==> run K: inputs <==
==> flow/design.v <==
`timescale 1ns / 1ps
module main(
    input clk,rst,start,
    input [3:0]ip,
    output reg [59:0]ans,
    output reg finish
    );
    parameter [6:0]addr_max=100;
    reg [59:0]max,adder;
    reg [3:0]bram[addr_max-1:0];
    reg [6:0]addr,index,index_max;
    reg [3:0]state;
    always @(posedge clk)
    begin
        if(rst)
        begin
            addr<=0;ans<=0;max<=0;
            index<=0;index_max<=addr_max-12;
            state<=0;
            finish<=1;
        end
        else 
        begin
            case(state)
            0:
            begin
                addr<=0;ans<=adder;max<=0;
                index<=0;index_max<=addr_max-12;
                if(start)
                begin
                    finish<=0;
                    state<=1;
                end
                else finish<=1;
            end
            1:
            begin
                if(addr>=addr_max)
                begin
                    state<=2;
                    addr<=0;
                end
                else 
                begin
                    bram[addr]<=ip;
                    addr<=addr+1;
                end
            end
            2:
            begin
                if(addr<=index_max) 
                begin
                    if(bram[addr]>max[3:0])
                    begin
                        index<=addr;    
                        max[3:0]<=bram[addr];
                    end
                    addr<=addr+1;
                end
                else
                begin
                    addr<=index+1;
                    if(index_max>=99)state<=0;
                    else 
                    begin
                        index_max<=index_max+1;       
                        max<=max<<4;
                    end
                end
            end
            endcase        
        end   
    end
    reg [15:0]c;
    wire [15:0]cin={c[15:1],1'b0};
    genvar i;
    generate 
        for(i=1;i<16;i=i+1)
        begin:bcd_adder
            always @(*)
            begin
                if(rst) 
                begin
                    adder[4*i-1:4*(i-1)]=0;
                    c[i]=0;
                end
                else if(cin[i-1]+max[4*i-1:4*(i-1)]+ans[4*i-1:4*(i-1)]>9)
                begin
                    adder[4*i-1:4*(i-1)]=cin[i-1]+ans[4*i-1:4*(i-1)]+max[4*i-1:4*(i-1)]-10;
                    c[i]=1;
                end
                else
                begin
                    adder[4*i-1:4*(i-1)]=cin[i-1]+ans[4*i-1:4*(i-1)]+max[4*i-1:4*(i-1)];
                    c[i]=0;
                end
            end
        end
    endgenerate
endmodule
==> flow/run.sh <==
#!/bin/bash
# the make line also repeats each setting of config.mk as NAME=value (left out here)
make -C /OpenROAD-flow-scripts/flow DESIGN_CONFIG=/design/flow/config.mk WORK_HOME=/design/flow/orfs CLKGATE_MAP_FILE= finish
==> flow/config.mk <==
export PLATFORM = sky130hd
export DESIGN_NAME = main
export DESIGN_NICKNAME = main
export VERILOG_FILES = /design/flow/design.v
export SDC_FILE = /design/flow/constraint.sdc
export NUM_CORES = 4
export LEC_CHECK = 0
export CAP_MARGIN = 35
export CELL_PAD_IN_SITES_GLOBAL_PLACEMENT = 2
export CORE_ASPECT_RATIO = 0.62
export CORE_MARGIN = 2
export CORE_UTILIZATION = 67
export CTS_CLUSTER_SIZE = 41
export GPL_ROUTABILITY_DRIVEN = 1
export GPL_TIMING_DRIVEN = 1
export HOLD_SLACK_MARGIN = 0.26
export SETUP_SLACK_MARGIN = 1.0
export SLEW_MARGIN = 5
export TNS_END_PERCENT = 30
==> flow/constraint.sdc <==
create_clock -name core_clock -period 14.0 [get_ports {clk}]
set_input_delay 2.8000 -clock core_clock [delete_from_list [all_inputs] [get_ports {clk}]]
set_output_delay 2.8000 -clock core_clock [all_outputs]
set_load 0.01 [all_outputs]
==> run M: changes against run K <==
==> flow/config.mk (replaced) <==
export PLATFORM = sky130hd
export DESIGN_NAME = main
export DESIGN_NICKNAME = main
export VERILOG_FILES = /design/flow/design.v
export SDC_FILE = /design/flow/constraint.sdc
export NUM_CORES = 4
export LEC_CHECK = 0
export CAP_MARGIN = 20
export CORE_MARGIN = 2
export CORE_UTILIZATION = 57
export SLEW_MARGIN = 20
==> flow/constraint.sdc (replaced) <==
create_clock -name core_clock -period 24.2 [get_ports {clk}]
set_input_delay 4.8400 -clock core_clock [delete_from_list [all_inputs] [get_ports {clk}]]
set_output_delay 4.8400 -clock core_clock [all_outputs]
set_load 0.01 [all_outputs]
==> comparison table <==
	run K	run M
Result of the run	did not finish	no timing/DRC/antenna violations
Last stage reached	global placement without I/O	-
Syn Std Cell Area	0.0260 mm^2	0.0260 mm^2
Area share of and-or/or-and cells after synthesis	7.45%	7.45%
Multiplexer share	10.3%	10.3%
Post-Synth XOR/XNOR Area	1.96%	1.96%
Simple share	9.65%	9.65%
Total nets after synthesis	2164	2164
Count of synthesis-stage warnings from yosys	1	1
Post-synthesis chip area from yosys	0.0260 mm^2	0.0260 mm^2
Library cells used by synthesis	63	63
Die area	0.0404 mm^2	0.0473 mm^2
Row Count	56	78
Vertical extent of the die	159 um	217 um
Die Width	254 um	217 um
Floorplan core density	68.4%	57.4%
Core Box Area	0.0380 mm^2	0.0452 mm^2
Post-synth seq share	58.0%	58.0%
Biggest area consumer among synthesized cells	sky130_fd_sc_hd__edfxtp_1	sky130_fd_sc_hd__edfxtp_1
Async set-or-reset flop fraction in the synthesized netlist	0%	0%
Yosys top cell by instances	sky130_fd_sc_hd__edfxtp_1	sky130_fd_sc_hd__edfxtp_1
Post-synth EDFFs	400	400
Post-synthesis adder-cell area fraction	8.50%	8.50%
Number of synthesized register bits	552	552
Post-synthesis instance total	2007	2007
Share of the synthesized area in the top cell type	46.3%	46.3%
